// cordic_pipeline
module cordic_pipeline(clk, x0, y0, z0, out_x, out_y, out_z);
For scale: roughly 5,000 cells after synthesis, roughly 530 flip-flops, ~97 I/O pins, ~44,000 um2 of cells after synthesis.
make LEC_CHECK=0 CAP_MARGIN=20 CORE_MARGIN=2 CORE_UTILIZATION=15 SLEW_MARGIN=20 finish   # period 5.23 ns
run.sh (not shown) runs the stock make flow with config.mk's settings and CLKGATE_MAP_FILE=.
The first run finished clean.
==> next run, changes <==
CORE_UTILIZATION = 72   (was 15)
CTS_CLUSTER_SIZE = 39   (was not set)
PLACE_DENSITY = 0.67   (was not set)
SETUP_SLACK_MARGIN = -0.24   (was not set)
clock period = 2.3 ns   (was 5.23 ns; I/O delays follow)
=> The new run did not get past 4_1_cts on DPL-0038. Die area falls by 79%. Synthesized cell count does not change. Synthesized area does not change.
==> next run, changes <==
CORE_UTILIZATION = 40   (was 72)
CTS_CLUSTER_SIZE = not set   (was 39)
PLACE_DENSITY = not set   (was 0.67)
SETUP_SLACK_MARGIN = not set   (was -0.24)
clock period = 4.0 ns   (was 2.3 ns; I/O delays follow)
What happened: The new run produced a clean layout. Area after synthesis is unchanged. Die size climbs by well over a third. Synthesized cell count is unchanged.
==> next run, changes <==
CELL_PAD_IN_SITES_GLOBAL_PLACEMENT = 2   (was not set)
CORE_MARGIN = 9   (was 2)
CORE_UTILIZATION = 31   (was 40)
CTS_CLUSTER_DIAMETER = 184   (was not set)
GPL_ROUTABILITY_DRIVEN = 0   (was not set)
PLACE_DENSITY_LB_ADDON = 0.17   (was not set)
SETUP_SLACK_MARGIN = 0.39   (was not set)
After rerunning:
- core utilization falls by 9.1 points
- global-route usage falls by 2.9 points
- fmax rises by a little under a tenth
- first-iteration DRC count falls by a little under a tenth
- die size rises by well over a third
- non-clock buffer count rises by 16
- worst hold slack stays flat


trial 44:
Starting RTL as in the previous note.
## cordic_pipeline
module cordic_pipeline(clk, x0, y0, z0, out_x, out_y, out_z);
==> flow/config.mk <==
export PLATFORM = sky130hd
export DESIGN_NAME = cordic_pipeline
export DESIGN_NICKNAME = cordic_pipeline
export VERILOG_FILES = /design/flow/design.v
export SDC_FILE = /design/flow/constraint.sdc
export NUM_CORES = 4
export LEC_CHECK = 0
export ABC_AREA = 1
export CAP_MARGIN = 20
export CORE_MARGIN = 2
export CORE_UTILIZATION = 68
export CTS_CLUSTER_SIZE = 74
export SLEW_MARGIN = 20
==> flow/constraint.sdc <==
create_clock -name core_clock -period 2.71 [get_ports {clk}]
set_input_delay 0.5420 -clock core_clock [delete_from_list [all_inputs] [get_ports {clk}]]
set_output_delay 0.5420 -clock core_clock [all_outputs]
set_load 0.01 [all_outputs]
What the final checks of trial 44 revealed, after a flow that finished every stage, was a layout that fails on setup timing.
### trial 44 -> build 27
Settings: a change of CTS_CLUSTER_SIZE from 74 to 100; a change of ABC_AREA from 1 to 0; a change of CORE_UTILIZATION from 68 to 72; an added PLACE_DENSITY of 0.8; an added CTS_CLUSTER_DIAMETER of 400; a change of the clock period (ns, I/O delays scaled along) from 2.71 to 2.62.
--- outcome ---
FAIL build 27 @ global routing (5_1_grt): tool exited with error. In the flow results for trial 44 and build 27, the adder-cell share of the synthesized area is smaller on trial 44. Re synthesized area: trial 44 and build 27 aren't equal, and the lower value belongs to build 27. Die size ends up lower on build 27.


Starting RTL as in the previous note.
export LEC_CHECK = 0
export CAP_MARGIN = 20
export CORE_MARGIN = 2
export CORE_UTILIZATION = 23
export SLEW_MARGIN = 20
create_clock -name core_clock -period 3.82 [get_ports {clk}]
The baseline completed with no timing, DRC or antenna violations.
Change:
- CORE_UTILIZATION: 23 -> 40
- worst setup slack barely changes
- via count grows by 2.3%
- clock-buffer cell count grows by 6
- core utilization grows by 19 points
- routed wire length grows by about 7%
- design area shrinks by about 2%


Setup of run A:
cordic_pipeline again, from the RTL that the note above started with.
==> flow/config.mk <==
export PLATFORM = sky130hd
export DESIGN_NAME = cordic_pipeline
export DESIGN_NICKNAME = cordic_pipeline
export VERILOG_FILES = /design/flow/design.v
export SDC_FILE = /design/flow/constraint.sdc
export NUM_CORES = 4
export LEC_CHECK = 0
export CAP_MARGIN = 20
export CORE_MARGIN = 2
export CORE_UTILIZATION = 40
export GPL_ROUTABILITY_DRIVEN = 0
export SLEW_MARGIN = 20
export TNS_END_PERCENT = 5
==> flow/constraint.sdc <==
create_clock -name core_clock -period 4.0 [get_ports {clk}]
set_input_delay 0.8000 -clock core_clock [delete_from_list [all_inputs] [get_ports {clk}]]
set_output_delay 0.8000 -clock core_clock [all_outputs]
set_load 0.01 [all_outputs]
Inputs modified between run A and run B:
- GPL_ROUTABILITY_DRIVEN: 0 -> unset
- PLACE_DENSITY_LB_ADDON: unset -> 0.0
- CORE_UTILIZATION: 40 -> 69
- TNS_END_PERCENT: 5 -> unset
- CTS_CLUSTER_DIAMETER: unset -> 370
- CTS_CLUSTER_SIZE: unset -> 49
- SETUP_SLACK_MARGIN: unset -> 0.63
- CORE_ASPECT_RATIO: unset -> 0.5
- the clock period (ns, I/O delays scaled along): 4.0 -> 2.16
[summary]
Status: yosys-reported design area after synthesis parity (run A, run B). Run B got as far as 4_1_cts, where a tool error ended the run. Against run A, die area in run B fell by more than a quarter. Of run B and run A, the run reporting the lower die extent in x was run A.
For run C, these inputs were changed with respect to run B:
- a deleted PLACE_DENSITY_LB_ADDON that had been 0.0
- a deleted CTS_CLUSTER_DIAMETER that had been 370
- a deleted CTS_CLUSTER_SIZE that had been 49
- a change of CORE_UTILIZATION from 69 to 60
- a deleted SETUP_SLACK_MARGIN that had been 0.63
- a deleted CORE_ASPECT_RATIO that had been 0.5
--- outcome ---
- From run B to run C, adder-cell area share of the yosys netlist did not move at all.
- Number of core rows in run C vs run B: up 34
- Of run C and run B, run C shows the higher floorplan die height, with run B below it.
- Run C against run B: full die area +15%; I/O pin count ~0 delta.
- Compared with run B, in run C placed cell area went up, synthesized area did not really move, register bit count reported by yosys did not really move, share of synthesized registers carrying an async set or reset did not really move.
- Of run C and run B, not a single run came through the flow clean.
- In run C the implementation ran to completion but is not tape-out ready, as the final checks report negative setup slack.
- Status: run B FAILED at 4_1_cts (tool error)
- Between run B and run C, initial core utilization decreased.


== build 42 ==
Starting RTL as in the previous note.
clock: 3.21 ns
lec_check: 0
abc_area: 1
cap_margin: 20
core_margin: 2
core_utilization: 72
cts_cluster_size: 74
hold_slack_margin: -0.1
slew_margin: 20
Build 42: all stages complete, timing, DRC and antenna checks passed
What trial 27 does differently from build 42 at the input level:
Settings: HOLD_SLACK_MARGIN removed (was -0.1); SETUP_SLACK_MARGIN newly set to -0.24; PLACE_DENSITY newly set to 0.67; CTS_CLUSTER_SIZE removed (was 74); ABC_AREA removed (was 1); the clock period (ns, I/O delays scaled along) changed from 3.21 to 2.29.
[summary]
- Of build 42 and trial 27, only build 42 finishes the flow clean.
- What ended trial 27 was a tool error in clock tree synthesis (4_1_cts); the run never finished.
- When the final numbers for build 42 and trial 27 were put side by side, the total nets after synthesis turned out to be smaller in trial 27.
- In trial 27, synthesized cell count is lower than in build 42.
- [compare] base=build 42 new=trial 27: mapped cell area down about 10%; die outline width down 5.0%.
